==> flow/run.sh <==
#!/bin/bash
# the make line also repeats each setting of config.mk as NAME=value (left out here)
make -C /OpenROAD-flow-scripts/flow DESIGN_CONFIG=/design/flow/config.mk WORK_HOME=/design/flow/orfs CLKGATE_MAP_FILE= finish
==> flow/config.mk <==
export PLATFORM = sky130hd
export DESIGN_NAME = Lorenz3D
export DESIGN_NICKNAME = Lorenz3D
export VERILOG_FILES = /design/flow/design.v
export SDC_FILE = /design/flow/constraint.sdc
export NUM_CORES = 4
export LEC_CHECK = 0
export CAP_MARGIN = 20
export CORE_MARGIN = 2
export CORE_UTILIZATION = 70
export CTS_CLUSTER_DIAMETER = 41
export CTS_CLUSTER_SIZE = 39
export HOLD_SLACK_MARGIN = 0.24
export SETUP_SLACK_MARGIN = 3.65
export SLEW_MARGIN = 20
==> flow/constraint.sdc <==
create_clock -name core_clock -period 13.2 [get_ports {clk}]
set_input_delay 2.6400 -clock core_clock [delete_from_list [all_inputs] [get_ports {clk}]]
set_output_delay 2.6400 -clock core_clock [all_outputs]
set_load 0.01 [all_outputs]
==> flow/design.v <==
`timescale 1ns / 1ps
module signed_mult(a , b , out);
    output [31:0] out;
    input signed [31:0] a;
    input signed [31:0] b;
    wire signed [63:0] mult_out;
    assign mult_out = a*b;
    assign out  = {mult_out[63] , mult_out[55:25]};
endmodule
`timescale 1ns / 1ps
module Lorenz(clk , rst , en , seed_x , seed_y , seed_z , x , y , z);
    wire signed [31:0] sigma = {7'b0001010 , 25'b0};  
    wire signed [31:0] beta = {7'b0000010 , 25'b1010101010101010101010101};  
    wire signed [31:0] rho = {7'b0011100 , 25'b0};  
    wire signed [31:0] scale = {7'b0000001 , 20'b10000000001010101010};
    wire signed [31:0] dt = {7'b0 , 20'b00000001000000000000};
    parameter signed [31:0] xo = {7'b1000001 , 25'b0};  
    parameter signed [31:0] yo = {7'b0 , 25'b0001100110011001100110011};  
    parameter signed [31:0] zo = {7'b0011001 , 25'b0};  
    input wire clk;
    input wire rst;
    input wire en;
    input wire signed [31:0] seed_x;
    input wire signed [31:0] seed_y;
    input wire signed [31:0] seed_z;
    output reg signed [31:0] x;
    output reg signed [31:0] y;
    output reg signed [31:0] z;
    reg signed [26:0] dx;
    reg signed [26:0] dy;
    reg signed [26:0] dz;
    wire signed [31:0] m1 , m2 , m3 , m4 , m5 , m6 , m7 , m8 , m9;
    signed_mult sm1 (.a(m1) , .b(sigma) , .out(m2));
    signed_mult sm2 (.a(m3) , .b(m4) , .out(m5));
    signed_mult sm3 (.a(m3) , .b(y) , .out(m6));
    signed_mult sm4 (.a(m7) , .b(beta) , .out(m8));
    assign m1 = (y - x) >>> 8;
    assign m3 = x >>> 8;
    assign m4 = rho - z;
    assign m7 = z >>> 8;
    assign m9 = (y >>> 8);
    always@(posedge clk)
    begin
        if (rst)
        begin
            x <= seed_x;
            y <= seed_y;
            z <= seed_z;
        end
        else if (en)
        begin
            x <= x + m2;
            y <= y + m5 - m9;
            z <= z + m6 - m8;
        end
    end
endmodule
`timescale 1ns / 1ps
module Slowclock(
    input clk,
    input rst,
    output slowclock,
    output slowclock_rise
    );
    reg [25:0] counter;
    reg clockout;
    always@(posedge clk)
    begin
        if (rst)
        begin
            counter <= 0;
            clockout <= 0;
        end
        else if( counter == 1)
        begin
            clockout <= !clockout;        
            counter <= 0;
        end
        else
            counter <= counter + 1;
    end
    assign slowclock = clockout;
    assign slowclock_rise = (counter == 1) && !clockout;
endmodule
`timescale 1ns / 1ps
module UART_Tx1
    #(parameter CLKS_PER_BIT = 435)
    (
        input clk,
        input rst,
        input Tx_s,
        input [7:0] Tx_Data,
        output Tx_Active,
        output reg Tx_serial_out,
        output Tx_Done
    );
    localparam TX_IDLE = 3'b000;
    localparam TX_START_BIT = 3'b001;
    localparam TX_DATA_SEND = 3'b010;
    localparam TX_STOP = 3'b011;
    localparam TX_CLEAN = 3'b100;
    reg [2:0] MAIN_STATE;
    reg [9:0] clk_count;
    reg [2:0] Bit_Index;
    reg [7:0] Send_Data;
    reg       Done;
    reg       Active;
    always@(posedge clk)
    begin
        if (rst)
        begin
            MAIN_STATE <= TX_IDLE;
            clk_count <= 0;
            Bit_Index <= 0;
            Send_Data <= 0;
            Done <= 1'b0;
            Active <= 1'b0;
            Tx_serial_out <= 1'b1;
        end
        else
        case(MAIN_STATE)
            TX_IDLE:
                begin
                    Tx_serial_out <= 1'b1;
                    Done <= 1'b0;
                    clk_count <= 1'b0;
                    Bit_Index <= 1'b0;
                    if(Tx_s == 1'b1)
                        begin
                            Active <= 1'b1;
                            Send_Data <= Tx_Data;
                            MAIN_STATE <= TX_START_BIT;
                        end
                     else
                        MAIN_STATE <= TX_IDLE;
                end
            TX_START_BIT:
                begin
                    Tx_serial_out <= 1'b0;
                    if(clk_count < CLKS_PER_BIT - 1)
                        begin
                            clk_count <= clk_count + 1;
                            MAIN_STATE <= TX_START_BIT;
                        end
                    else
                        begin    
                            clk_count <= 1'b0;
                            MAIN_STATE <= TX_DATA_SEND;
                        end
                end       
            TX_DATA_SEND:
                begin
                    Tx_serial_out <= Send_Data[Bit_Index];
                    if(clk_count < CLKS_PER_BIT - 1)
                        begin
                            clk_count <= clk_count + 1;
                            MAIN_STATE <= TX_DATA_SEND;
                        end
                    else
                        begin
                            clk_count <= 1'b0;
                            if(Bit_Index < 7)
                                begin
                                    Bit_Index <= Bit_Index + 1;
                                    MAIN_STATE <= TX_DATA_SEND;
                                end
                            else
                                begin
                                    Bit_Index <= 1'b0;
                                    MAIN_STATE <= TX_STOP;
                                end
                        end
                end
            TX_STOP:
                begin
                    Tx_serial_out <= 1'b1;
                    if(clk_count < CLKS_PER_BIT - 1)
                        begin
                            clk_count <= clk_count + 1;
                            MAIN_STATE <= TX_STOP;
                        end
                    else
                        begin
                            Done <= 1'b1;
                            clk_count <= 1'b0;
                            MAIN_STATE <= TX_CLEAN;
                            Active <= 1'b0;
                        end    
                end
            TX_CLEAN:
                begin
                    Done <= 1'b1;
                    MAIN_STATE <= TX_IDLE;
                end
            default:
                MAIN_STATE <= TX_IDLE;    
        endcase
    end
    assign Tx_Active = Active;
    assign Tx_Done = Done;
endmodule
`timescale 1ns / 1ps
module delta_sigma_dac(clk, rst, PWM_in, PWM_out);
input wire clk;
input wire rst;
input wire [15:0] PWM_in;
output reg PWM_out;
reg [16:0] PWM_accumulator;
wire [16:0] PWM_sum = PWM_accumulator + PWM_in;
always @(posedge clk) 
begin
     if (rst)
     begin
          PWM_accumulator <= 0;
          PWM_out <= 0;
     end
     else
     begin
          PWM_out <= PWM_sum[16];
          PWM_accumulator <= {1'b0, PWM_sum[15:0]};
     end
end 
endmodule
`timescale 1ns / 1ps
module Lorenz3D(
    clk,
    rst,
    seed_x,
    seed_y,
    seed_z,
    pinX,
    pinY,
    pinZ,
	serial_data,
    x,
    y,
    z
    );
	input wire clk;
    input wire rst;
    input wire [31:0] seed_x;
    input wire [31:0] seed_y;
    input wire [31:0] seed_z;
    output wire pinX;
    output wire pinY;
    output wire pinZ;
    output wire serial_data;
    output wire [31:0] x;
    output wire [31:0] y;
    output wire [31:0] z;
    reg [2:0] i;
    wire [7:0] inputdata;
    wire       done_bit;
    reg        start;
    wire       active;
    wire       out_serial;
    reg        triger;
    reg [3:0] count;
	wire signed [31:0] xm , ym , zm;
	wire signed [31:0] scale = {7'b0001001 , 25'b0000001111010111000010100};
	reg [31:0] key; 
	reg [2:0]  i_n;
	reg        start_n;
	reg        triger_n;
	reg [31:0] key_n;
	wire slowclock;
	wire slowclock_rise;
	Slowclock clock ( .clk(clk), .rst(rst), .slowclock(slowclock), .slowclock_rise(slowclock_rise));
    Lorenz  L1(
     .clk(clk),
     .rst(rst),
     .en(slowclock_rise),
     .seed_x(seed_x),
     .seed_y(seed_y),
     .seed_z(seed_z),
     .x(x),
     .y(y),
     .z(z)
    );
	UART_Tx1  #(435) U1 ( .clk(clk), .rst(rst), .Tx_s(start), .Tx_Data(inputdata), .Tx_Active(active),  .Tx_serial_out(out_serial), .Tx_Done(done_bit));
	always@(posedge clk)
    begin
        i_n = i;
        start_n = start;
        triger_n = triger;
        key_n = key;
        if(done_bit == 1'b1)
        begin
            i_n = i_n + 1;
        end
        if( i_n == 3'b000 && triger_n == 1'b1)
        begin
            key_n = x;            
            start_n = 1;
            triger_n = 0;
        end
        if(i_n == 3'b100)
        begin
            i_n = 0;
            triger_n = 1;
        end
        if (rst)
        begin
            i <= 0;
            start <= 0;
            triger <= 1;
        end
        else
        begin
            i <= i_n;
            start <= start_n;
            triger <= triger_n;
            key <= key_n;
        end
    end
	delta_sigma_dac d1 (.clk(clk), .rst(rst), .PWM_in(x[31:9]), .PWM_out(pinX));
    delta_sigma_dac d2 (.clk(clk), .rst(rst), .PWM_in(y[31:9]), .PWM_out(pinY));
	delta_sigma_dac d3 (.clk(clk), .rst(rst), .PWM_in(z[31:9]), .PWM_out(pinZ));
	signed_mult sm1 (.a(x) , .b(scale) , .out(xm));
	signed_mult sm2 (.a(y) , .b(scale) , .out(ym));
	signed_mult sm3 (.a(z) , .b(scale) , .out(zm));
	assign serial_data = out_serial;
    assign inputdata = key[((i + 1) * 8 - 1) -: 8];
endmodule
==> Changelog: implementation, run 1 <==
### Physical design

- Yosys adder share: 0.577
- Worst clock skew: 0.0610 ns
- Wire per inst: 25.5 um
- R2R Path End: L1.y[31]$_DFFE_PN_
- CTS root buf: clkbuf_16
- Actual slew at the worst max-slew pin: 1.38 ns
- Clk latency late pin: 0.67 ns
- Layout area overhead: 15.3%
- YS warnings: 8
- GPL Wtd Cong: 1.02
- Aoi share: 0.0598
- Xor/xnor share: 0.0356
- Die Span Y: 336 um
- Post-layout min period: 11.67 ns
- Port bufs: 197
- Antenna violations before repair: 17
- Post-route DRC: 0
- CP Class: reg -> reg
- CTS buffer count: 47
- Buf/Inv on CP: 9
- Status: no timing/DRC/antenna violations
- FF+latch area: 6070 um2
- Post-route clock period utilization: 0.884
- Share of flip-flops with an asynchronous set or reset: 0
- Area after DPL: 81700 um2
- Chip area: 113000 um2
- Worst r2r src: L1.z[19]$_DFFE_PN_
- CP max FO: 3
- Largest net degree at the start of global routing: 83
- Worst min-delay path class: reg -> reg
- CP dominant cell by count: fa_1
- Hold path depth: 2
- RSZ-0062 raised after global routing: yes
- Mapped cell area: 77200 um2
- Commonest flop: edfxtp_1
- Total gr overflow: 0
- Crit path DRT: 13.55 ns
- Area leader share: 0.460
- Worst R2R Setup Slack: 1.53 ns
- Post-route cell area: 89100 um2
- Comb area: 65400 um2
- First-pass GRT wire length: 390000 um
- Flops after synth: 239
- DRT Pass-1 Iters: 9
- Max Fclk: 0.0857 GHz
- Setup WS post-layout: 1.53 ns
- Final-stage net count: 11300
- Sinks on Clock Net: 239
- Cell taking the most area after synthesis: fa_1
- EDFF count, synth: 128
- Final non-filler cell total: 10300
- # Cells Yosys: 8349
- Via count: 62800
- Synth cell count leaders: 1922 x inv_1, 1775 x fa_1, 1026 x nand2_1, 720 x ha_1, 466 x nor2_1
- DRT iter0 DRCs: 6466
- H-tree lvl count: 2
- Starting Density: 0.707
- Hold Path Sink: U1.MAIN_STATE[0]$_DFF_P_
- Core Box Area: 109000 um2
- Nature of the critical path startpoint: flip-flop
- Yosys chip area: 77200 um2
- Top cells by area: fa_1 46%, ha_1 12%, inv_1 9.3%
- Vias per inst: 6.12
- Dpl hpwl: 191000 um
- CP startpoint: L1.z[19]$_DFFE_PN_
- Total global-route track usage: 0.469
- Hold_sp: U1.MAIN_STATE[1]$_DFF_P_
- Worst path depth: 43
- FILL cells: 6764
- Routed wire length: 262000 um
- Critical Path End Type: flip-flop
- Std cell rows: 121
- Final setup vio count: 0
- Post-Syn Instances: 8349
- Final setup TNS: 0 ns
- Register share after synthesis: 0.0786
- Top Family by Delay on Critical Path: adder cells
- OpenROAD warnings: 62
- Main logic family after synthesis: adder cells
- Clk pin slew, worst setup/hold paths: 0.07 ns
- CTS tree: built
- Simple-gate share of the synthesized area: 0.135
- Hold Buf Count CTS: 0
- Final Max Slew Viols: 0
- Worst EP arrival: 12.01 ns
- Syn_nets: 10900
- Mux share: 0.00371
- Vias in the first global route: 66200
- Critical Path Slowest Stage Cell: or4_4
- Crit path largest cell delay: 0.71 ns
- DP Cell Count: 9863
- Crit path capture: L1.y[31]$_DFFE_PN_
- Slew HR: 0.0770
- I/O Pins: 198
- Cell Type Count: 77
- Final hold viol count: 0
- Count leader, synth: inv_1
- Syn avg cell area: 9.25 um2
- Bufs on Longest Clock Path: 3
- Worst R2R Path Depth: 43
- Width of the die: 336 um
- ANT nets after route: 0
- Pre-CTS WS: 0.312 ns
- Max cap viols: 0
[routing by layer]
metal | vias up | track usage | part of all wire
li1 | 25800 | - | -
met1 | 31400 | 0.577 | 0.33
met2 | 4275 | 0.697 | 0.43
met3 | 1302 | 0.165 | 0.15
met4 | 14 | 0.320 | 0.092
met5 | - | 0.00936 | 0.00082
[per-stage QoR]
stage,hold WS (ns),utilization
6_report,0.462,0.816
5_1_grt,0.482,0.816
4_1_cts,0.461,0.800
3_5_place_dp,0.444,0.748
3_3_place_gp,0.431,0.748
2_1_floorplan,0.418,-
[final cells by class]
| cell class | count | area share |
|---|---|---|
| multi-input cells | 5845 | 0.734 |
| inverters | 1950 | 0.0832 |
| repair buffers | 657 | 0.0740 |
| flip-flops and latches | 239 | 0.0681 |
| well taps | 1476 | 0.0207 |
| clock buffers | 50 | 0.0136 |
| clock inverters | 38 | 0.00608 |
| diodes | 16 | 0.000450 |
[timing repair]
item,in CTS,in global routing
buffers inserted,192,89
pin swaps,209,183
gates cloned,17,6
resized,405,193
endpoints found under the setup margin,58,55
==> run 2, diff against run 1 <==
CORE_UTILIZATION = 71   (was 70)
CTS_CLUSTER_DIAMETER = not set   (was 41)
CTS_CLUSTER_SIZE = not set   (was 39)
HOLD_SLACK_MARGIN = not set   (was 0.24)
MAX_ROUTING_LAYER = met4   (was not set)
PLACE_DENSITY_LB_ADDON = 0.02   (was not set)
SETUP_SLACK_MARGIN = 1.5   (was 3.65)
TNS_END_PERCENT = 40   (was not set)
clock period = 11.3 ns   (was 13.2 ns; I/O delays follow)
==> Changelog: implementation, run 2 <==
### Physical design

- Chip area: 111000 um2 (was 113000 um2)
- Mux share: 0.00371 (unchanged)
- CP Class: reg -> reg (unchanged)
- Critical Path End Type: flip-flop (unchanged)
- Post-layout min period: 11.53 ns (was 11.67 ns)
- Buf/Inv on CP: 8 (was 9)
- Crit path DRT: 11.63 ns (was 13.55 ns)
- Xor/xnor share: 0.0356 (unchanged)
- Hold Path Sink: U1.MAIN_STATE[0]$_DFF_P_ (unchanged)
- Final hold viol count: 0 (unchanged)
- Std cell rows: 120 (was 121)
- DRT Pass-1 Iters: 8 (was 9)
- Count leader, synth: inv_1 (unchanged)
- Register share after synthesis: 0.0786 (unchanged)
- Layout check fault list: setup timing
- CTS tree: built (unchanged)
- Total gr overflow: 0 (unchanged)
- # Cells Yosys: 8349 (unchanged)
- Worst R2R Path Depth: 43 (unchanged)
- CP dominant cell by count: fa_1 (unchanged)
- Port bufs: 197 (unchanged)
- CTS root buf: clkbuf_16 (unchanged)
- First-pass GRT wire length: 384000 um (was 390000 um)
- Mapped cell area: 77200 um2 (unchanged)
- Wire per inst: 24.6 um (was 25.5 um)
- Nature of the critical path startpoint: flip-flop (unchanged)
- Width of the die: 334 um (was 336 um)
- Bufs on Longest Clock Path: 3 (unchanged)
- Starting Density: 0.718 (was 0.707)
- Critical Path Slowest Stage Cell: fa_1 (was or4_4)
- Aoi share: 0.0598 (unchanged)
- Simple-gate share of the synthesized area: 0.135 (unchanged)
- Final Max Slew Viols: 0 (unchanged)
- CP startpoint: L1.z[7]$_DFFE_PN_ (was L1.z[19]$_DFFE_PN_)
- Setup WS post-layout: -0.233 ns (was 1.53 ns)
- Total global-route track usage: 0.477 (was 0.469)
- Core Box Area: 108000 um2 (was 109000 um2)
- R2R Path End: L1.y[31]$_DFFE_PN_ (unchanged)
- Post-Syn Instances: 8349 (unchanged)
- YS warnings: 8 (unchanged)
- Post-route clock period utilization: 1.02 (was 0.884)
- CTS buffer count: 29 (was 47)
- Crit path capture: L1.y[31]$_DFFE_PN_ (unchanged)
- Worst path depth: 43 (unchanged)
- Worst r2r src: L1.z[7]$_DFFE_PN_ (was L1.z[19]$_DFFE_PN_)
- Worst min-delay path class: reg -> reg (unchanged)
- Syn_nets: 10900 (unchanged)
- Max cap viols: 0 (unchanged)
- Status: finished with violations (was no timing/DRC/antenna violations)
- Sinks on Clock Net: 239 (unchanged)
- Worst R2R Setup Slack: -0.23 ns (was 1.53 ns)
- Clk pin slew, worst setup/hold paths: 0.06 ns (was 0.07 ns)
- Hold path depth: 2 (unchanged)
- EDFF count, synth: 128 (unchanged)
- Share of flip-flops with an asynchronous set or reset: 0 (unchanged)
- Area leader share: 0.460 (unchanged)
- Crit path largest cell delay: 0.57 ns (was 0.71 ns)
- Yosys chip area: 77200 um2 (unchanged)
- Max Fclk: 0.0867 GHz (was 0.0857 GHz)
- Layout area overhead: 13.7% (was 15.3%)
- Antenna violations before repair: 9 (was 17)
- CP max FO: 16 (was 3)
- Dpl hpwl: 202000 um (was 191000 um)
- Post-route DRC: 0 (unchanged)
- Top Family by Delay on Critical Path: adder cells (unchanged)
- Final setup vio count: 5 (was 0)
- Die Span Y: 334 um (was 336 um)
- GPL Wtd Cong: 1.03 (was 1.02)
- Flops after synth: 239 (unchanged)
- Vias per inst: 6.05 (was 6.12)
- Cell taking the most area after synthesis: fa_1 (unchanged)
- Routed wire length: 251000 um (was 262000 um)
- H-tree lvl count: 1 (was 2)
- Yosys adder share: 0.577 (unchanged)
- Final setup TNS: -0.385 ns (was 0 ns)
- Largest net degree at the start of global routing: 73 (was 83)
- Clk latency late pin: 0.66 ns (was 0.67 ns)
- Main logic family after synthesis: adder cells (unchanged)
- Via count: 61800 (was 62800)
- Final hold slack: 0.457 ns (was 0.462 ns)
- I/O Pins: 198 (unchanged)
- Synth cell count leaders: 1922 x inv_1, 1775 x fa_1, 1026 x nand2_1, 720 x ha_1, 466 x nor2_1 (unchanged)
- Hold_sp: U1.MAIN_STATE[1]$_DFF_P_ (unchanged)
- Top cells by area: fa_1 46%, ha_1 12%, inv_1 9.3% (unchanged)
- RSZ-0062 raised after global routing: yes (unchanged)
- Worst clock skew: 0.0516 ns (was 0.0610 ns)
- Vias in the first global route: 67300 (was 66200)
- ANT nets after route: 0 (unchanged)
- Actual slew at the worst max-slew pin: 1.19 ns (was 1.38 ns)
- DRT iter0 DRCs: 5518 (was 6466)
- Worst EP arrival: 11.87 ns (was 12.01 ns)
- OpenROAD warnings: 60 (was 62)
- Final-stage net count: 11400 (was 11300)
- Cell Type Count: 77 (unchanged)
- Syn avg cell area: 9.25 um2 (unchanged)
- Commonest flop: edfxtp_1 (unchanged)
- Slew HR: 0.205 (was 0.0770)
[run 2: cell type report]
type / instances / area, um2
clock buffers: 36 / 805
clock inverters: 18 / 208
repair buffers: 718 / 6720
fillers: 6647 / 19700
multi-input cells: 5839 / 64900
inverters: 1950 / 7340
well taps: 1403 / 1760
diodes: 15 / 37.5
flip-flops and latches: 239 / 6070
[run 2: per-stage QoR]
step                std cells  cell area [um2]  utilization  setup WS, ns
global placement        10000            83700        0.778        -0.277
floorplan                8349            77500            -         0.196
global route            10200            87800        0.817        -0.527
CTS                     10200            86200        0.802        -0.125
finish                  10200            87800        0.817        -0.233
detailed placement      10000            83700        0.778        -0.646
[run 2: routing by layer]
metal / vias up / part of all wire / track usage / wire (um)
met4: 0 / 0.085 / 0.315 / 21300
met1: 31000 / 0.34 / 0.550 / 84700
li1: 25900 / - / - / -
met5: - / 0 / - / 0
met3: 1161 / 0.13 / 0.165 / 32900
met2: 3706 / 0.45 / 0.709 / 112000
[run 2: what timing repair did]
item,in CTS,in global routing
hold buffers,0,0
buffers inserted,59,47
resized,210,266
endpoints found under the setup margin,56,53
pin swaps,140,229
cloned,1,1
==> run 3, diff against run 2 <==
CAP_MARGIN = 40   (was 20)
CORE_ASPECT_RATIO = 0.71   (was not set)
CORE_UTILIZATION = 72   (was 71)
CTS_CLUSTER_SIZE = 90   (was not set)
HOLD_SLACK_MARGIN = 0.27   (was not set)
SETUP_SLACK_MARGIN = 1.41   (was 1.5)
==> Changelog: implementation, run 3 <==
### Physical design

- Status: finished with violations (unchanged)
- Layout check fault list: setup timing (unchanged)
- Post-route DRC: 0 (unchanged)
- Synth cell count leaders: 1922 x inv_1, 1775 x fa_1, 1026 x nand2_1, 720 x ha_1, 466 x nor2_1 (unchanged)
- Flops after synth: 239 (unchanged)
- Busiest layer in global routing: met2 (unchanged)
- Worst R2R Path Depth: 47 (was 43)
- Setup WS post-layout: -0.305 ns (was -0.233 ns)
- Wire per inst: 25.1 um (was 24.6 um)
- Critical Path End Type: flip-flop (unchanged)
- Final Max Slew Viols: 0 (unchanged)
- Worst r2r src: L1.z[7]$_DFFE_PN_ (unchanged)
- Yosys chip area: 77200 um2 (unchanged)
- M1 GR Usage: 0.625 (was 0.550)
- CP dominant cell by count: fa_1 (unchanged)
- Hold Path Sink: U1.MAIN_STATE[0]$_DFF_P_ (unchanged)
- CTS root buf: clkbuf_16 (unchanged)
- Worst path depth: 47 (was 43)
- Bufs on Longest Clock Path: 3 (unchanged)
- Clk latency late pin: 0.66 ns (about the same)
- Starting Density: 0.724 (was 0.718)
- Max cap viols: 0 (unchanged)
- Die Span Y: 280 um (was 334 um)
- Share of flip-flops with an asynchronous set or reset: 0 (unchanged)
- FILL cells: 6356 (was 6647)
- Register share after synthesis: 0.0786 (unchanged)
- Mux share: 0.00371 (unchanged)
- Port bufs: 197 (unchanged)
- Worst clock skew: 0.0640 ns (was 0.0516 ns)
- Final hold viol count: 0 (unchanged)
- GR Util met2: 0.683 (was 0.709)
- Post-route clock period utilization: 1.03 (was 1.02)
- Aoi share: 0.0598 (unchanged)
- Final-stage net count: 11500 (was 11400)
- Commonest flop: edfxtp_1 (unchanged)
- First-pass GRT wire length: 392000 um (was 384000 um)
- Nature of the critical path startpoint: flip-flop (unchanged)
- Worst EP arrival: 11.99 ns (was 11.87 ns)
- Hold path depth: 1 (was 2)
- Total global-route track usage: 0.498 (was 0.477)
- Main logic family after synthesis: adder cells (unchanged)
- Final setup vio count: 9 (was 5)
- Simple-gate share of the synthesized area: 0.135 (unchanged)
- YS warnings: 8 (unchanged)
- Via count: 63400 (was 61800)
- Worst min-delay path class: reg -> reg (unchanged)
- Yosys adder share: 0.577 (unchanged)
- Routed wire length: 261000 um (was 251000 um)
- Area leader share: 0.460 (unchanged)
- Final non-filler cell total: 10400 (was 10200)
- Worst R2R Setup Slack: -0.31 ns (was -0.23 ns)
- Count leader, synth: inv_1 (unchanged)
- DP Cell Count: 10200 (was 10000)
- Syn avg cell area: 9.25 um2 (unchanged)
- Chip area: 110000 um2 (was 111000 um2)
- Width of the die: 393 um (was 334 um)
- Critical Path Slowest Stage Cell: fa_1 (unchanged)
- CP startpoint: L1.z[7]$_DFFE_PN_ (unchanged)
- Syn_nets: 10900 (unchanged)
- Std cell rows: 101 (was 120)
- Vias in the first global route: 66600 (was 67300)
- Max Fclk: 0.0862 GHz (was 0.0867 GHz)
- H-tree lvl count: 1 (unchanged)
- Vias per inst: 6.08 (was 6.05)
- CTS tree: built (unchanged)
- Post-Syn Instances: 8349 (unchanged)
- Top Family by Delay on Critical Path: adder cells (unchanged)
- DRT iter0 DRCs: 7123 (was 5518)
- CTS buffer count: 28 (was 29)
- EDFF count, synth: 128 (unchanged)
- Crit path largest cell delay: 0.59 ns (was 0.57 ns)
- R2R Path End: L1.y[31]$_DFFE_PN_ (unchanged)
- Mapped cell area: 77200 um2 (unchanged)
- Total gr overflow: 0 (unchanged)
- Layout area overhead: 14.7% (was 13.7%)
- RSZ-0062 raised after global routing: yes (unchanged)
- Clk pin slew, worst setup/hold paths: 0.07 ns (was 0.06 ns)
- Crit path DRT: 11.69 ns (was 11.63 ns)
- Xor/xnor share: 0.0356 (unchanged)
- Cell taking the most area after synthesis: fa_1 (unchanged)
- DRT Pass-1 Iters: 8 (unchanged)
- Antenna violations before repair: 24 (was 9)
- Actual slew at the worst max-slew pin: 0.929 ns (was 1.19 ns)
- ANT nets after route: 0 (unchanged)
- Crit path capture: L1.y[31]$_DFFE_PN_ (unchanged)
- Core Box Area: 107000 um2 (was 108000 um2)
- Buf/Inv on CP: 9 (was 8)
- Met3 usage: 0.210 (was 0.165)
- Dpl hpwl: 208000 um (was 202000 um)
- I/O Pins: 198 (unchanged)
- Post-layout min period: 11.61 ns (was 11.53 ns)
- # Cells Yosys: 8349 (unchanged)
- CP max FO: 5 (was 16)
- Largest net degree at the start of global routing: 101 (was 73)
- Sinks on Clock Net: 239 (unchanged)
- Slew HR: 0.380 (was 0.205)
- Hold Buf Count CTS: 0 (unchanged)
- GPL Wtd Cong: 1.07 (was 1.03)
- CP Class: reg -> reg (unchanged)
- Cell Type Count: 77 (unchanged)
- Top cells by area: fa_1 46%, ha_1 12%, inv_1 9.3% (unchanged)
- OpenROAD warnings: 63 (was 60)
- Hold_sp: start$_SDFFE_PP0P_ (was U1.MAIN_STATE[1]$_DFF_P_)
run 3: final cells by class:
type / count / area, um2 / area share
multi-input combinational: 5839 / 64600 / 0.729
timing repair buffer: 856 / 7720 / 0.0871
inverter: 1950 / 7340 / 0.0828
sequential: 239 / 6070 / 0.0685
tap: 1442 / 1800 / 0.0204
clock buffer: 36 / 815 / 0.00919
clock inverter: 16 / 184 / 0.00208
antenna: 39 / 97.6 / 0.00110
run 3: timing repair:
action	CTS	global route
cloned	1	0
setup endpoints to repair	50	52
buffers inserted	54	35
gates resized	261	155
pin swaps	154	153
run 3: per-stage QoR:
stage	utilization	area [um2]	TNS, ns	hold slack (ns)	setup slack [ns]
2_1_floorplan	-	77500	0	0.418	0.196
3_3_place_gp	0.794	84700	-0.154	0.433	-0.139
3_5_place_dp	0.795	84800	-2.09	0.448	-0.473
4_1_cts	0.820	87400	-0.0152	0.465	-0.0107
5_1_grt	0.831	88600	-4.60	0.523	-0.614
6_report	0.831	88600	-1.65	0.458	-0.305
run 3: routing by layer:
layer  wire (um)  vias up
li1            -    26200
met1       92200    31500
met2      108000     4510
met3       42400     1183
met4       18300        0
met5           0        -
==> run 4, diff against run 3 <==
CAP_MARGIN = 20   (was 40)
CORE_ASPECT_RATIO = not set   (was 0.71)
CTS_CLUSTER_SIZE = 100   (was 90)
HOLD_SLACK_MARGIN = 0.29   (was 0.27)
PLACE_DENSITY_LB_ADDON = 0.14   (was 0.02)
SETUP_SLACK_MARGIN = 3.08   (was 1.41)
TNS_END_PERCENT = not set   (was 40)
clock period = 10.9 ns   (was 11.3 ns; I/O delays follow)
==> Changelog: implementation, run 4 <==
### Physical design

- Max cap viols: 0 (unchanged)
- Max Fclk: 0.0858 GHz (was 0.0862 GHz)
- Actual slew at the worst max-slew pin: 1.08 ns (was 0.929 ns)
- Slew HR: 0.278 (was 0.380)
- H-tree lvl count: 2 (was 1)
- Final setup vio count: 18 (was 9)
- Syn avg cell area: 9.25 um2 (unchanged)
- Wire per inst: 28.5 um (was 25.1 um)
- Main logic family after synthesis: adder cells (unchanged)
- YS warnings: 8 (unchanged)
- Post-Syn Instances: 8349 (unchanged)
- Worst R2R Setup Slack: -0.76 ns (was -0.31 ns)
- Clk latency late pin: 0.65 ns (was 0.66 ns)
- CP startpoint: L1.z[9]$_DFFE_PN_ (was L1.z[7]$_DFFE_PN_)
- Starting Density: 0.723 (was 0.724)
- Yosys adder share: 0.577 (unchanged)
- CP max FO: 9 (was 5)
- Yosys chip area: 77200 um2 (unchanged)
- Dpl hpwl: 208000 um (about the same)
- Count leader, synth: inv_1 (unchanged)
- CP dominant cell by count: fa_1 (unchanged)
- Worst r2r src: L1.z[9]$_DFFE_PN_ (was L1.z[7]$_DFFE_PN_)
- Final-stage net count: 11600 (was 11500)
- Post-layout min period: 11.66 ns (was 11.61 ns)
- Flops after synth: 239 (unchanged)
- Buf/Inv on CP: 10 (was 9)
- I/O Pins: 198 (unchanged)
- Worst R2R Path Depth: 47 (unchanged)
- Mux share: 0.00371 (unchanged)
- Vias in the first global route: 72300 (was 66600)
- Status: finished with violations (unchanged)
- Layout check fault list: setup timing (unchanged)
- Worst min-delay path class: reg -> reg (unchanged)
- CTS buffer count: 34 (was 28)
- Post-route DRC: 0 (unchanged)
- Bufs on Longest Clock Path: 3 (unchanged)
- Nature of the critical path startpoint: flip-flop (unchanged)
- Worst clock skew: 0.0375 ns (was 0.0640 ns)
- CP Class: reg -> reg (unchanged)
- Cell Type Count: 77 (unchanged)
- Commonest flop: edfxtp_1 (unchanged)
- Total global-route track usage: 0.537 (was 0.498)
- Hold_sp: start$_SDFFE_PP0P_ (unchanged)
- # Cells Yosys: 8349 (unchanged)
- Xor/xnor share: 0.0356 (unchanged)
- Mapped cell area: 77200 um2 (unchanged)
- Pre-CTS WS: -0.787 ns (was -0.473 ns)
- Largest net degree at the start of global routing: 117 (was 101)
- DRT iter0 DRCs: 8403 (was 7123)
- Crit path largest cell delay: 0.55 ns (was 0.59 ns)
- Syn_nets: 10900 (unchanged)
- Routed wire length: 298000 um (was 261000 um)
- CTS root buf: clkbuf_16 (unchanged)
- OpenROAD warnings: 64 (was 63)
- Sinks on Clock Net: 239 (unchanged)
- Final hold slack: 0.462 ns (was 0.458 ns)
- First-pass GRT wire length: 423000 um (was 392000 um)
- Simple-gate share of the synthesized area: 0.135 (unchanged)
- Clk pin slew, worst setup/hold paths: 0.06 ns (was 0.07 ns)
- Antenna violations before repair: 40 (was 24)
- RSZ-0062 raised after global routing: yes (unchanged)
- GPL Wtd Cong: 1.07 (about the same)
- Hold path depth: 1 (unchanged)
- Crit path capture: L1.y[31]$_DFFE_PN_ (unchanged)
- R2R Path End: L1.y[31]$_DFFE_PN_ (unchanged)
- CTS tree: built (unchanged)
- Critical Path Slowest Stage Cell: fa_1 (unchanged)
- Die Span Y: 331 um (was 280 um)
- Total gr overflow: 0 (unchanged)
- Width of the die: 331 um (was 393 um)
- Final non-filler cell total: 10500 (was 10400)
- Top cells by area: fa_1 46%, ha_1 12%, inv_1 9.3% (unchanged)
- Worst EP arrival: 12.00 ns (was 11.99 ns)
- Post-route clock period utilization: 1.07 (was 1.03)
- Via count: 67800 (was 63400)
- Hold Path Sink: U1.MAIN_STATE[0]$_DFF_P_ (unchanged)
- EDFF count, synth: 128 (unchanged)
- Aoi share: 0.0598 (unchanged)
- Crit path DRT: 11.24 ns (was 11.69 ns)
- Final setup TNS: -6.02 ns (was -1.65 ns)
- Worst path depth: 47 (unchanged)
- Layout area overhead: 17.6% (was 14.7%)
- Std cell rows: 120 (was 101)
- ANT nets after route: 0 (unchanged)
- Setup WS post-layout: -0.759 ns (was -0.305 ns)
- FF+latch area: 6070 um2 (unchanged)
- Comb area: 65500 um2 (was 64600 um2)
- Final hold viol count: 0 (unchanged)
- Synth cell count leaders: 1922 x inv_1, 1775 x fa_1, 1026 x nand2_1, 720 x ha_1, 466 x nor2_1 (unchanged)
- Port bufs: 197 (unchanged)
- FILL cells: 5620 (was 6356)
- Area leader share: 0.460 (unchanged)
- Share of flip-flops with an asynchronous set or reset: 0 (unchanged)
- Core Box Area: 107000 um2 (about the same)
- Final Max Slew Viols: 0 (unchanged)
- Chip area: 110000 um2 (about the same)
- Vias per inst: 6.48 (was 6.08)
- Top Family by Delay on Critical Path: adder cells (unchanged)
- DP Cell Count: 10200 (about the same)
- Register share after synthesis: 0.0786 (unchanged)
- DRT Pass-1 Iters: 22 (was 8)
- Cell taking the most area after synthesis: fa_1 (unchanged)
- Critical Path End Type: flip-flop (unchanged)
## run 4: timing repair
action | in CTS | in global routing
endpoints found under the setup margin | 74 | 75
resized | 346 | 234
hold buffers | 0 | 0
pin swaps | 214 | 229
gates cloned | 7 | 1
setup buffers | 101 | 38
## run 4: layout make-up
type / instances / share of cell area
antenna: 52 / 0.00143
clock buffer: 38 / 0.00975
clock inverter: 24 / 0.00404
inverter: 1950 / 0.0814
multi-input combinational: 5839 / 0.722
sequential: 239 / 0.0668
tap: 1403 / 0.0193
timing repair buffer: 924 / 0.0958
## run 4: routing by layer
layer,vias up,track usage,share of wire
met5,-,-,0
met4,0,0.400,0.11
met3,2509,0.212,0.16
met2,5843,0.772,0.42
met1,33100,0.607,0.31
li1,26400,-,-
## run 4: through the flow
stage               instance area (um2)  utilization
finish                            90800        0.851
global route                      90800        0.850
CTS                               89300        0.836
detailed placement                85200        0.798
global placement                  85200        0.798
floorplan                         77800            -
==> run 5, diff against run 4 <==
CAP_MARGIN = 5   (was 20)
CELL_PAD_IN_SITES_DETAIL_PLACEMENT = 0   (was not set)
CELL_PAD_IN_SITES_GLOBAL_PLACEMENT = 3   (was not set)
CORE_MARGIN = 4   (was 2)
CORE_UTILIZATION = 61   (was 72)
CTS_CLUSTER_DIAMETER = 193   (was not set)
CTS_CLUSTER_SIZE = 51   (was 100)
GPL_TIMING_DRIVEN = 0   (was not set)
HOLD_SLACK_MARGIN = not set   (was 0.29)
MAX_ROUTING_LAYER = not set   (was met4)
MIN_ROUTING_LAYER = met1   (was not set)
PLACE_DENSITY = 0.35   (was not set)
PLACE_DENSITY_LB_ADDON = not set   (was 0.14)
SETUP_SLACK_MARGIN = not set   (was 3.08)
TNS_END_PERCENT = 65   (was not set)
clock period = 11.1 ns   (was 10.9 ns; I/O delays follow)
==> Changelog: implementation, run 5 <==
### Implementation results

- Main logic family after synthesis: adder cells (unchanged)
- Syn_nets: 10900 (unchanged)
- Register share after synthesis: 0.0786 (unchanged)
- Chip area: 132000 um2 (was 110000 um2)
- Commonest flop: edfxtp_1 (unchanged)
- YS warnings: 8 (unchanged)
- Yosys chip area: 77200 um2 (unchanged)
- Mux share: 0.00371 (unchanged)
- EDFF count, synth: 128 (unchanged)
- Simple-gate share of the synthesized area: 0.135 (unchanged)
- Last stage reached: global placement without I/O (3_1_place_gp_skip_io)
- Count leader, synth: inv_1 (unchanged)
- Yosys adder share: 0.577 (unchanged)
- Syn avg cell area: 9.25 um2 (unchanged)
- Xor/xnor share: 0.0356 (unchanged)
- Area leader share: 0.460 (unchanged)
- Core Box Area: 126000 um2 (was 107000 um2)
- Aoi share: 0.0598 (unchanged)
- Share of flip-flops with an asynchronous set or reset: 0 (unchanged)
- Die Span Y: 364 um (was 331 um)
- # Cells Yosys: 8349 (unchanged)
- Cell Type Count: 77 (unchanged)
- Synth cell count leaders: 1922 x inv_1, 1775 x fa_1, 1026 x nand2_1, 720 x ha_1, 466 x nor2_1 (unchanged)
- Starting Density: 0.614 (was 0.723)
- Top cells by area: fa_1 46%, ha_1 12%, inv_1 9.3% (unchanged)
- Width of the die: 364 um (was 331 um)
- Mapped cell area: 77200 um2 (unchanged)
- Post-Syn Instances: 8349 (unchanged)
- Flops after synth: 239 (unchanged)
- Error: [ERROR GPL-0301] Utilization 117.321 % exceeds 100%.
- Std cell rows: 130 (was 120)
- Cell taking the most area after synthesis: fa_1 (unchanged)
- Status: stopped before the end (was finished with violations)
==> run 6, diff against run 5 <==
CAP_MARGIN = 20   (was 5)
CELL_PAD_IN_SITES_DETAIL_PLACEMENT = not set   (was 0)
CELL_PAD_IN_SITES_GLOBAL_PLACEMENT = not set   (was 3)
CORE_MARGIN = 2   (was 4)
CORE_UTILIZATION = 72   (was 61)
CTS_CLUSTER_DIAMETER = not set   (was 193)
CTS_CLUSTER_SIZE = 47   (was 51)
GPL_TIMING_DRIVEN = not set   (was 0)
MIN_ROUTING_LAYER = not set   (was met1)
PLACE_DENSITY = not set   (was 0.35)
PLACE_DENSITY_LB_ADDON = 0.28   (was not set)
SETUP_SLACK_MARGIN = 2.39   (was not set)
TNS_END_PERCENT = not set   (was 65)
clock period = 15.7 ns   (was 11.1 ns; I/O delays follow)
==> Changelog: implementation, run 6 <==
### Physical design

- Critical Path End Type: flip-flop
- EDFF count, synth: 128 (unchanged)
- Antenna violations before repair: 16
- Max Fclk: 0.0782 GHz
- Worst R2R Path Depth: 37
- CP max FO: 13
- Critical Path Slowest Stage Cell: edfxtp_1
- Final setup TNS: 0 ns
- Port bufs: 197
- Aoi share: 0.0598 (unchanged)
- Crit path largest cell delay: 1.04 ns
- Total global-route track usage: 0.446
- Yosys chip area: 77200 um2 (unchanged)
- Status: no timing/DRC/antenna violations (was stopped before the end)
- YS warnings: 8 (unchanged)
- GR Util met2: 0.695
- Routed wire length: 237000 um
- Cell taking the most area after synthesis: fa_1 (unchanged)
- Share of flip-flops with an asynchronous set or reset: 0 (unchanged)
- CP startpoint: L1.y[11]$_DFFE_PN_
- Chip area: 110000 um2 (was 132000 um2)
- Max cap viols: 0
- Mapped cell area: 77200 um2 (unchanged)
- Worst min-delay path class: reg -> reg
- CTS buffer count: 30
- I/O Pins: 198
- Post-Syn Instances: 8349 (unchanged)
- Hold Path Sink: clock.counter[0]$_SDFF_PP0_
- Worst EP arrival: 13.21 ns
- Worst path depth: 37
- Wire per inst: 24.1 um
- Synth cell count leaders: 1922 x inv_1, 1775 x fa_1, 1026 x nand2_1, 720 x ha_1, 466 x nor2_1 (unchanged)
- Buf/Inv on CP: 4
- Die Span Y: 331 um (was 364 um)
- Width of the die: 331 um (was 364 um)
- Hold path depth: 1
- CTS tree: built
- CTS root buf: clkbuf_16
- Core Box Area: 107000 um2 (was 126000 um2)
- Slew HR: 0.229
- Clk latency late pin: 0.66 ns
- Final hold slack: 0.504 ns
- Top cells by area: fa_1 46%, ha_1 12%, inv_1 9.3% (unchanged)
- M1 GR Usage: 0.546
- Hold Buf Count CTS: 0
- GPL Wtd Cong: 1.00
- Flops after synth: 239 (unchanged)
- Syn avg cell area: 9.25 um2 (unchanged)
- # Cells Yosys: 8349 (unchanged)
- Simple-gate share of the synthesized area: 0.135 (unchanged)
- Yosys adder share: 0.577 (unchanged)
- Final setup vio count: 0
- R2R Path End: L1.z[31]$_DFFE_PN_
- Xor/xnor share: 0.0356 (unchanged)
- Cell Type Count: 77 (unchanged)
- Dpl hpwl: 190000 um
- CP dominant cell by count: fa_1
- Clk pin slew, worst setup/hold paths: 0.07 ns
- Hold_sp: clock.counter[0]$_SDFF_PP0_
- RSZ-0062 raised after global routing: no
- Count leader, synth: inv_1 (unchanged)
- Largest net degree at the start of global routing: 81
- Bufs on Longest Clock Path: 3
- Std cell rows: 120 (was 130)
- Final Max Slew Viols: 0
- Worst r2r src: L1.y[11]$_DFFE_PN_
- Post-route DRC: 0
- Met3 usage: 0.122
- Starting Density: 0.723 (was 0.614)
- FILL cells: 7222
- Post-layout min period: 12.79 ns
- Layout area overhead: 6.81%
- Actual slew at the worst max-slew pin: 1.16 ns
- Via count: 60200
- CP Class: reg -> reg
- Sinks on Clock Net: 239
- Nature of the critical path startpoint: flip-flop
- Syn_nets: 10900 (unchanged)
- Register share after synthesis: 0.0786 (unchanged)
- H-tree lvl count: 1
- Commonest flop: edfxtp_1 (unchanged)
- Main logic family after synthesis: adder cells (unchanged)
- Final-stage net count: 11000
- Post-route clock period utilization: 0.815
- Crit path capture: L1.z[31]$_DFFE_PN_
- Busiest layer in global routing: met2
- ANT nets after route: 0
- Vias per inst: 6.11
- DRT iter0 DRCs: 5536
- Final hold viol count: 0
- Top Family by Delay on Critical Path: adder cells
- Total gr overflow: 0
- Worst clock skew: 0.0494 ns
- First-pass GRT wire length: 369000 um
- Crit path DRT: 16.12 ns
- Worst R2R Setup Slack: 2.91 ns
- Mux share: 0.00371 (unchanged)
- OpenROAD warnings: 57
- DRT Pass-1 Iters: 6
- Area leader share: 0.460 (unchanged)
- Vias in the first global route: 65300
## run 6: what timing repair did
action / in CTS / in global routing
resized: 8 / 26
setup buffers: 3 / 14
pin swaps: 1 / 3
setup endpoints to repair: 9 / 17
gates cloned: 0 / 1
## run 6: layout make-up
class,instances,area [um2],area share
timing repair buffer,355,3250,0.0394
antenna,5,12.5,0.000152
inverter,1950,7330,0.0889
tap,1403,1760,0.0213
clock inverter,20,175,0.00212
timing repair inverter,1,5.00,0.0000607
multi-input combinational,5839,63100,0.765
clock buffer,36,815,0.00988
sequential,239,6070,0.0735
## run 6: metal layers
layer	vias up	routed length, um	share of wire
li1	25200	-	-
met1	30100	80100	0.34
met2	3749	106000	0.45
met3	1113	29600	0.12
met4	14	20900	0.088
met5	-	167	0.00070
## run 6: through the flow
step,instances,worst slack [ns],util,instance area [um2]
floorplan,8349,3.46,-,77200
global placement,9768,2.00,0.760,81200
detailed placement,9768,1.76,0.760,81200
CTS,9827,2.39,0.770,82200
global route,9843,2.38,0.772,82500
finish,9848,2.91,0.773,82500
==> run 7, diff against run 6 <==
CELL_PAD_IN_SITES_GLOBAL_PLACEMENT = 1   (was not set)
CORE_UTILIZATION = 54   (was 72)
CTS_CLUSTER_SIZE = 88   (was 47)
GPL_TIMING_DRIVEN = 1   (was not set)
PLACE_DENSITY = 0.82   (was not set)
PLACE_DENSITY_LB_ADDON = not set   (was 0.28)
SETUP_SLACK_MARGIN = not set   (was 2.39)
SLEW_MARGIN = 30   (was 20)
TNS_END_PERCENT = 30   (was not set)
clock period = 24.0 ns   (was 15.7 ns; I/O delays follow)
==> Changelog: implementation, run 7 <==
### Physical design

- Status: no timing/DRC/antenna violations (unchanged)
- Crit path DRT: 24.37 ns (was 16.12 ns)
- EDFF count, synth: 128 (unchanged)
- Worst R2R Path Depth: 47 (was 37)
- Hold Buf Count CTS: 0 (unchanged)
- Post-route clock period utilization: 0.574 (was 0.815)
- Top cells by area: fa_1 46%, ha_1 12%, inv_1 9.3% (unchanged)
- Worst R2R Setup Slack: 10.22 ns (was 2.91 ns)
- Hold Path Sink: U1.MAIN_STATE[0]$_DFF_P_ (was clock.counter[0]$_SDFF_PP0_)
- Hold path depth: 2 (was 1)
- Routed wire length: 244000 um (was 237000 um)
- Area leader share: 0.460 (unchanged)
- Post-CTS Resized: 0 (was 8)
- Antenna violations before repair: 17 (was 16)
- Clk pin slew, worst setup/hold paths: 0.06 ns (was 0.07 ns)
- Vias per inst: 5.63 (was 6.11)
- Simple-gate share of the synthesized area: 0.135 (unchanged)
- Crit path largest cell delay: 0.61 ns (was 1.04 ns)
- Bufs on Longest Clock Path: 3 (unchanged)
- Aoi share: 0.0598 (unchanged)
- CTS buffer count: 31 (was 30)
- Dpl hpwl: 192000 um (was 190000 um)
- Final Max Slew Viols: 0 (unchanged)
- Slew HR: 0.273 (was 0.229)
- Worst path depth: 47 (was 37)
- Total gr overflow: 0 (unchanged)
- Cell Type Count: 77 (unchanged)
- DRT iter0 DRCs: 4253 (was 5536)
- Yosys chip area: 77200 um2 (unchanged)
- Wire per inst: 23.6 um (was 24.1 um)
- Max cap viols: 0 (unchanged)
- R2R Path End: L1.y[31]$_DFFE_PN_ (was L1.z[31]$_DFFE_PN_)
- Final hold slack: 0.467 ns (was 0.504 ns)
- Area after DPL: 81700 um2 (was 81200 um2)
- ANT nets after route: 0 (unchanged)
- Worst EP arrival: 14.15 ns (was 13.21 ns)
- Port bufs: 197 (unchanged)
- GPL Wtd Cong: 0.945 (was 1.00)
- Pre-CTS WS: 10.39 ns (was 1.76 ns)
- Hold_sp: U1.MAIN_STATE[1]$_DFF_P_ (was clock.counter[0]$_SDFF_PP0_)
- YS warnings: 8 (unchanged)
- CP Class: reg -> reg (unchanged)
- Share of flip-flops with an asynchronous set or reset: 0 (unchanged)
- DRT Pass-1 Iters: 6 (unchanged)
- CTS tree: built (unchanged)
- CP startpoint: L1.z[0]$_DFFE_PN_ (was L1.y[11]$_DFFE_PN_)
- Postcts setup bufs: 0 (was 3)
- Max Fclk: 0.0726 GHz (was 0.0782 GHz)
- Cell taking the most area after synthesis: fa_1 (unchanged)
- Worst min-delay path class: reg -> reg (unchanged)
- H-tree lvl count: 1 (unchanged)
- Std cell rows: 138 (was 120)
- CTS root buf: clkbuf_16 (unchanged)
- CP dominant cell by count: fa_1 (unchanged)
- Largest net degree at the start of global routing: 87 (was 81)
- Sinks on Clock Net: 239 (unchanged)
- Flops after synth: 239 (unchanged)
- Post-Syn Instances: 8349 (unchanged)
- Chip area: 146000 um2 (was 110000 um2)
- Register share after synthesis: 0.0786 (unchanged)
- Worst clock skew: 0.0419 ns (was 0.0494 ns)
- Mapped cell area: 77200 um2 (unchanged)
- Critical Path End Type: flip-flop (unchanged)
- Nature of the critical path startpoint: flip-flop (unchanged)
- Final setup vio count: 0 (unchanged)
- Syn_nets: 10900 (unchanged)
- Count leader, synth: inv_1 (unchanged)
- Synth cell count leaders: 1922 x inv_1, 1775 x fa_1, 1026 x nand2_1, 720 x ha_1, 466 x nor2_1 (unchanged)
- OpenROAD warnings: 57 (unchanged)
- I/O Pins: 198 (unchanged)
- Core Box Area: 142000 um2 (was 107000 um2)
- Commonest flop: edfxtp_1 (unchanged)
- Setup WS post-layout: 10.22 ns (was 2.91 ns)
- First-pass GRT wire length: 379000 um (was 369000 um)
- Die Span Y: 382 um (was 331 um)
- Xor/xnor share: 0.0356 (unchanged)
- Post-route DRC: 0 (unchanged)
- Vias in the first global route: 63100 (was 65300)
- Via count: 58100 (was 60200)
- Clk latency late pin: 0.67 ns (was 0.66 ns)
- Top Family by Delay on Critical Path: adder cells (unchanged)
- Final setup TNS: 0 ns (unchanged)
- Final hold viol count: 0 (unchanged)
- Syn avg cell area: 9.25 um2 (unchanged)
- Crit path capture: L1.y[31]$_DFFE_PN_ (was L1.z[31]$_DFFE_PN_)
- Post-route cell area: 82800 um2 (was 82500 um2)
- RSZ-0062 raised after global routing: no (unchanged)
- Starting Density: 0.545 (was 0.723)
- Buf/Inv on CP: 6 (was 4)
- CP max FO: 24 (was 13)
- Mux share: 0.00371 (unchanged)
- FILL cells: 12600 (was 7222)
- Worst r2r src: L1.z[0]$_DFFE_PN_ (was L1.y[11]$_DFFE_PN_)
- Final-stage net count: 11000 (about the same)
- Yosys adder share: 0.577 (unchanged)
- Actual slew at the worst max-slew pin: 1.09 ns (was 1.16 ns)
- Width of the die: 382 um (was 331 um)
- Layout area overhead: 7.30% (was 6.81%)
- Critical Path Slowest Stage Cell: a2111oi_0 (was edfxtp_1)
- # Cells Yosys: 8349 (unchanged)
- Post-layout min period: 13.78 ns (was 12.79 ns)
- Total global-route track usage: 0.345 (was 0.446)
- Main logic family after synthesis: adder cells (unchanged)
[run 7: cell type report]
| class | instances | area (um2) | share of cell area |
|---|---|---|---|
| Antenna cell | 2 | 5.00 | 0.0000604 |
| Tap cell | 1890 | 2360 | 0.0285 |
| Sequential cell | 239 | 6070 | 0.0732 |
| Inverter | 1950 | 7320 | 0.0883 |
| Clock buffer | 42 | 932 | 0.0113 |
| Clock inverter | 16 | 196 | 0.00237 |
| Timing Repair Buffer | 336 | 3040 | 0.0367 |
| Multi-Input combinational cell | 5839 | 62900 | 0.760 |
[run 7: stage by stage]
stage	instances	util
final	10300	0.584
after global placement	10300	0.576
after global routing	10300	0.584
after CTS	10300	0.584
after detailed placement	10300	0.576
after floorplan	8349	-
[run 7: layer usage]
layer | vias to the layer above | track usage | share of wire
met2 | 2449 | 0.558 | 0.46
met4 | 14 | 0.169 | 0.061
met5 | - | 0 | 0.00042
met3 | 597 | 0.0700 | 0.094
li1 | 25100 | - | -
met1 | 29900 | 0.445 | 0.38
==> run 8, diff against run 7 <==
CELL_PAD_IN_SITES_GLOBAL_PLACEMENT = not set   (was 1)
CORE_UTILIZATION = 70   (was 54)
CTS_CLUSTER_SIZE = not set   (was 88)
GPL_TIMING_DRIVEN = not set   (was 1)
MAX_ROUTING_LAYER = met4   (was not set)
PLACE_DENSITY = not set   (was 0.82)
SLEW_MARGIN = 20   (was 30)
TNS_END_PERCENT = not set   (was 30)
clock period = 9.28 ns   (was 24.0 ns; I/O delays follow)
==> Changelog: implementation, run 8 <==
### Physical design

- Status: finished with violations (was no timing/DRC/antenna violations)
- Layout check fault list: setup timing
- Area leader share: 0.460 (unchanged)
- Worst R2R Path Depth: 46 (was 47)
- CTS tree: built (unchanged)
- Core Box Area: 109000 um2 (was 142000 um2)
- Via count: 67300 (was 58100)
- Syn avg cell area: 9.25 um2 (unchanged)
- Setup WS post-layout: -2.41 ns (was 10.22 ns)
- Total global-route track usage: 0.519 (was 0.345)
- FILL cells: 5788 (was 12600)
- Post-layout min period: 11.69 ns (was 13.78 ns)
- CP Class: reg -> reg (unchanged)
- Critical Path End Type: flip-flop (unchanged)
- Hold Path Sink: U1.MAIN_STATE[0]$_DFF_P_ (unchanged)
- GPL Wtd Cong: 1.03 (was 0.945)
- Antenna violations before repair: 16 (was 17)
- Clk pin slew, worst setup/hold paths: 0.08 ns (was 0.06 ns)
- Post-route DRC: 0 (unchanged)
- EDFF count, synth: 128 (unchanged)
- Worst path depth: 46 (was 47)
- GR Util met2: 0.769 (was 0.558)
- Crit path largest cell delay: 0.58 ns (was 0.61 ns)
- Final Max Slew Viols: 0 (unchanged)
- Simple-gate share of the synthesized area: 0.135 (unchanged)
- Critical Path Slowest Stage Cell: fa_1 (was a2111oi_0)
- Flops after synth: 239 (unchanged)
- H-tree lvl count: 1 (unchanged)
- Sinks on Clock Net: 239 (unchanged)
- # Cells Yosys: 8349 (unchanged)
- Worst min-delay path class: reg -> reg (unchanged)
- Cell taking the most area after synthesis: fa_1 (unchanged)
- Post-Syn Instances: 8349 (unchanged)
- Main logic family after synthesis: adder cells (unchanged)
- Commonest flop: edfxtp_1 (unchanged)
- Max Fclk: 0.0855 GHz (was 0.0726 GHz)
- Chip area: 113000 um2 (was 146000 um2)
- Aoi share: 0.0598 (unchanged)
- Worst clock skew: 0.0608 ns (was 0.0419 ns)
- Routed wire length: 288000 um (was 244000 um)
- Post-route cell area: 93100 um2 (was 82800 um2)
- Max cap viols: 0 (unchanged)
- Register share after synthesis: 0.0786 (unchanged)
- Buf/Inv on CP: 9 (was 6)
- Top Family by Delay on Critical Path: adder cells (unchanged)
- Synth cell count leaders: 1922 x inv_1, 1775 x fa_1, 1026 x nand2_1, 720 x ha_1, 466 x nor2_1 (unchanged)
- DRT Pass-1 Iters: 21 (was 6)
- Port bufs: 197 (unchanged)
- Clk latency late pin: 0.70 ns (was 0.67 ns)
- Hold path depth: 2 (unchanged)
- Yosys chip area: 77200 um2 (unchanged)
- Vias per inst: 6.16 (was 5.63)
- Syn_nets: 10900 (unchanged)
- Pre-CTS WS: -2.46 ns (was 10.39 ns)
- Actual slew at the worst max-slew pin: 1.22 ns (was 1.09 ns)
- Worst R2R Setup Slack: -2.41 ns (was 10.22 ns)
- Hold Buf Count CTS: 0 (unchanged)
- CP dominant cell by count: fa_1 (unchanged)
- CTS root buf: clkbuf_16 (unchanged)
- Wire per inst: 26.4 um (was 23.6 um)
- Final non-filler cell total: 10900 (was 10300)
- Cell Type Count: 77 (unchanged)
- Crit path capture: L1.y[31]$_DFFE_PN_ (unchanged)
- Worst r2r src: L1.z[10]$_DFFE_PN_ (was L1.z[0]$_DFFE_PN_)
- OpenROAD warnings: 62 (was 57)
- Count leader, synth: inv_1 (unchanged)
- Busiest layer in global routing: met2 (unchanged)
- YS warnings: 8 (unchanged)
- I/O Pins: 198 (unchanged)
- Bufs on Longest Clock Path: 3 (unchanged)
- Layout area overhead: 20.5% (was 7.30%)
- RSZ-0062 raised after global routing: yes (was no)
- Vias in the first global route: 72800 (was 63100)
- Final setup TNS: -71.96 ns (was 0 ns)
- DRT iter0 DRCs: 7297 (was 4253)
- Post-route clock period utilization: 1.26 (was 0.574)
- CTS buffer count: 31 (unchanged)
- Crit path DRT: 9.65 ns (was 24.37 ns)
- Area after DPL: 88700 um2 (was 81700 um2)
- Largest net degree at the start of global routing: 88 (was 87)
- Share of flip-flops with an asynchronous set or reset: 0 (unchanged)
- CP max FO: 5 (was 24)
- Mux share: 0.00371 (unchanged)
- Worst EP arrival: 12.06 ns (was 14.15 ns)
- R2R Path End: L1.y[31]$_DFFE_PN_ (unchanged)
- ANT nets after route: 0 (unchanged)
- Total gr overflow: 0 (unchanged)
- Yosys adder share: 0.577 (unchanged)
- Top cells by area: fa_1 46%, ha_1 12%, inv_1 9.3% (unchanged)
- Dpl hpwl: 218000 um (was 192000 um)
- CP startpoint: L1.z[10]$_DFFE_PN_ (was L1.z[0]$_DFFE_PN_)
- DP Cell Count: 10700 (was 10300)
- Nature of the critical path startpoint: flip-flop (unchanged)
- Final hold viol count: 0 (unchanged)
- Starting Density: 0.707 (was 0.545)
- Mapped cell area: 77200 um2 (unchanged)
- Die Span Y: 336 um (was 382 um)
- Final-stage net count: 12000 (was 11000)
- Std cell rows: 121 (was 138)
- FF+latch area: 6070 um2 (about the same)
- Final setup vio count: 58 (was 0)
- Xor/xnor share: 0.0356 (unchanged)
- First-pass GRT wire length: 419000 um (was 379000 um)
- Hold_sp: U1.MAIN_STATE[1]$_DFF_P_ (unchanged)
- M1 GR Usage: 0.579 (was 0.445)
- Width of the die: 336 um (was 382 um)
- Comb area: 65000 um2 (was 62900 um2)
- Slew HR: 0.176 (was 0.273)
- Met3 usage: 0.185 (was 0.0700)
run 8: timing repair:
action,4_1_cts,5_1_grt
setup buffers,68,73
setup endpoints to repair,58,59
gates resized,280,209
cloned,0,3
pin swaps,186,195
run 8: cell type report:
class,instances,area share
Multi-Input combinational cell,5839,0.698
Timing Repair Buffer,1339,0.126
Inverter,1950,0.0789
Sequential cell,239,0.0652
Tap cell,1476,0.0198
Clock buffer,35,0.00873
Clock inverter,23,0.00227
Antenna cell,25,0.000672
run 8: through the flow:
stage	hold slack (ns)	utilization
finish	0.468	0.853
global route	0.476	0.852
CTS	0.468	0.838
detailed placement	0.453	0.813
global placement	0.424	0.813
floorplan	0.418	-
run 8: per-layer routing:
layer | routed length, um | up-vias | share of wire
met4 | 29800 | 0 | 0.10
li1 | - | 27200 | -
met2 | 125000 | 5167 | 0.43
met3 | 42600 | 2125 | 0.15
met1 | 90900 | 32900 | 0.32
met5 | 0 | - | 0
==> run 9, diff against run 8 <==
CAP_MARGIN = 0   (was 20)
CORE_ASPECT_RATIO = 0.71   (was not set)
CORE_UTILIZATION = 72   (was 70)
CTS_CLUSTER_SIZE = 90   (was not set)
HOLD_SLACK_MARGIN = 0.29   (was not set)
PLACE_DENSITY_LB_ADDON = 0.02   (was not set)
SETUP_SLACK_MARGIN = 3.3   (was not set)
TNS_END_PERCENT = 40   (was not set)
clock period = 11.3 ns   (was 9.28 ns; I/O delays follow)
==> Changelog: implementation, run 9 <==
### Physical design

- Status: finished with violations (unchanged)
- Layout check fault list: setup timing (unchanged)
- Post-route DRC: 0 (unchanged)
- Area leader share: 0.460 (unchanged)
- Final Max Slew Viols: 0 (unchanged)
- Final-stage net count: 11400 (was 12000)
- Area after DPL: 84200 um2 (was 88700 um2)
- Yosys chip area: 77200 um2 (unchanged)
- Worst R2R Setup Slack: -0.25 ns (was -2.41 ns)
- Critical Path End Type: flip-flop (unchanged)
- Pre-CTS WS: -0.307 ns (was -2.46 ns)
- Starting Density: 0.724 (was 0.707)
- GPL Wtd Cong: 1.06 (was 1.03)
- Std cell rows: 101 (was 121)
- Post-route cell area: 88400 um2 (was 93100 um2)
- Hold path depth: 2 (unchanged)
- Setup WS post-layout: -0.246 ns (was -2.41 ns)
- Share of flip-flops with an asynchronous set or reset: 0 (unchanged)
- CTS buffer count: 28 (was 31)
- CTS tree: built (unchanged)
- DRT iter0 DRCs: 6251 (was 7297)
- Syn avg cell area: 9.25 um2 (unchanged)
- Core Box Area: 107000 um2 (was 109000 um2)
- CP startpoint: L1.z[9]$_DFFE_PN_ (was L1.z[10]$_DFFE_PN_)
- Register share after synthesis: 0.0786 (unchanged)
- R2R Path End: L1.y[28]$_DFFE_PN_ (was L1.y[31]$_DFFE_PN_)
- Final hold viol count: 0 (unchanged)
- Hold Path Sink: U1.MAIN_STATE[0]$_DFF_P_ (unchanged)
- Simple-gate share of the synthesized area: 0.135 (unchanged)
- Xor/xnor share: 0.0356 (unchanged)
- Worst R2R Path Depth: 48 (was 46)
- Max Fclk: 0.0866 GHz (was 0.0855 GHz)
- Worst r2r src: L1.z[9]$_DFFE_PN_ (was L1.z[10]$_DFFE_PN_)
- Slew HR: 0.293 (was 0.176)
- DRT Pass-1 Iters: 8 (was 21)
- Cell Type Count: 77 (unchanged)
- Synth cell count leaders: 1922 x inv_1, 1775 x fa_1, 1026 x nand2_1, 720 x ha_1, 466 x nor2_1 (unchanged)
- RSZ-0062 raised after global routing: yes (unchanged)
- Nature of the critical path startpoint: flip-flop (unchanged)
- Via count: 62100 (was 67300)
- Bufs on Longest Clock Path: 3 (unchanged)
- Buf/Inv on CP: 6 (was 9)
- Max cap viols: 0 (unchanged)
- Width of the die: 393 um (was 336 um)
- Sinks on Clock Net: 239 (unchanged)
- OpenROAD warnings: 60 (was 62)
- Die Span Y: 280 um (was 336 um)
- Post-Syn Instances: 8349 (unchanged)
- CTS root buf: clkbuf_16 (unchanged)
- Yosys adder share: 0.577 (unchanged)
- Largest net degree at the start of global routing: 92 (was 88)
- Cell taking the most area after synthesis: fa_1 (unchanged)
- Layout area overhead: 14.5% (was 20.5%)
- Fin util: 0.829 (was 0.853)
- Commonest flop: edfxtp_1 (unchanged)
- Routed wire length: 252000 um (was 288000 um)
- Vias in the first global route: 65600 (was 72800)
- FILL cells: 6591 (was 5788)
- Mux share: 0.00371 (unchanged)
- Post-layout min period: 11.55 ns (was 11.69 ns)
- Hold Buf Count CTS: 0 (unchanged)
- Clk latency late pin: 0.65 ns (was 0.70 ns)
- Final setup vio count: 7 (was 58)
- Total global-route track usage: 0.482 (was 0.519)
- Flops after synth: 239 (unchanged)
## run 9: cell type report
cell class	instances	area, um2	area share
multi-input cells	5839	65100	0.736
inverters	1950	7350	0.0832
repair buffers	778	7040	0.0796
flip-flops and latches	239	6070	0.0686
well taps	1442	1800	0.0204
clock buffers	31	712	0.00806
clock inverters	21	282	0.00319
diodes	19	47.5	0.000538
## run 9: routing by layer
metal	vias to the layer above	share of wire	track usage	wire (um)
li1	26000	-	-	-
met1	31000	0.36	0.615	89800
met2	4044	0.42	0.671	105000
met3	1068	0.15	0.165	36700
met4	0	0.080	0.280	20300
met5	-	0	-	0
## run 9: repair_timing
action | 4_1_cts | 5_1_grt
pin swaps | 83 | 227
buffers inserted | 76 | 41
cloned | 1 | 0
gates resized | 154 | 295
setup endpoints to repair | 74 | 75
## run 9: stage by stage
step                hold WS (ns)  instances  TNS (ns)
finish                     0.445      10300     -1.28
global placement           0.426      10100   -0.0546
global route               0.470      10300     -5.01
CTS                        0.449      10300         0
floorplan                  0.418       8349         0
detailed placement         0.433      10100     -1.30
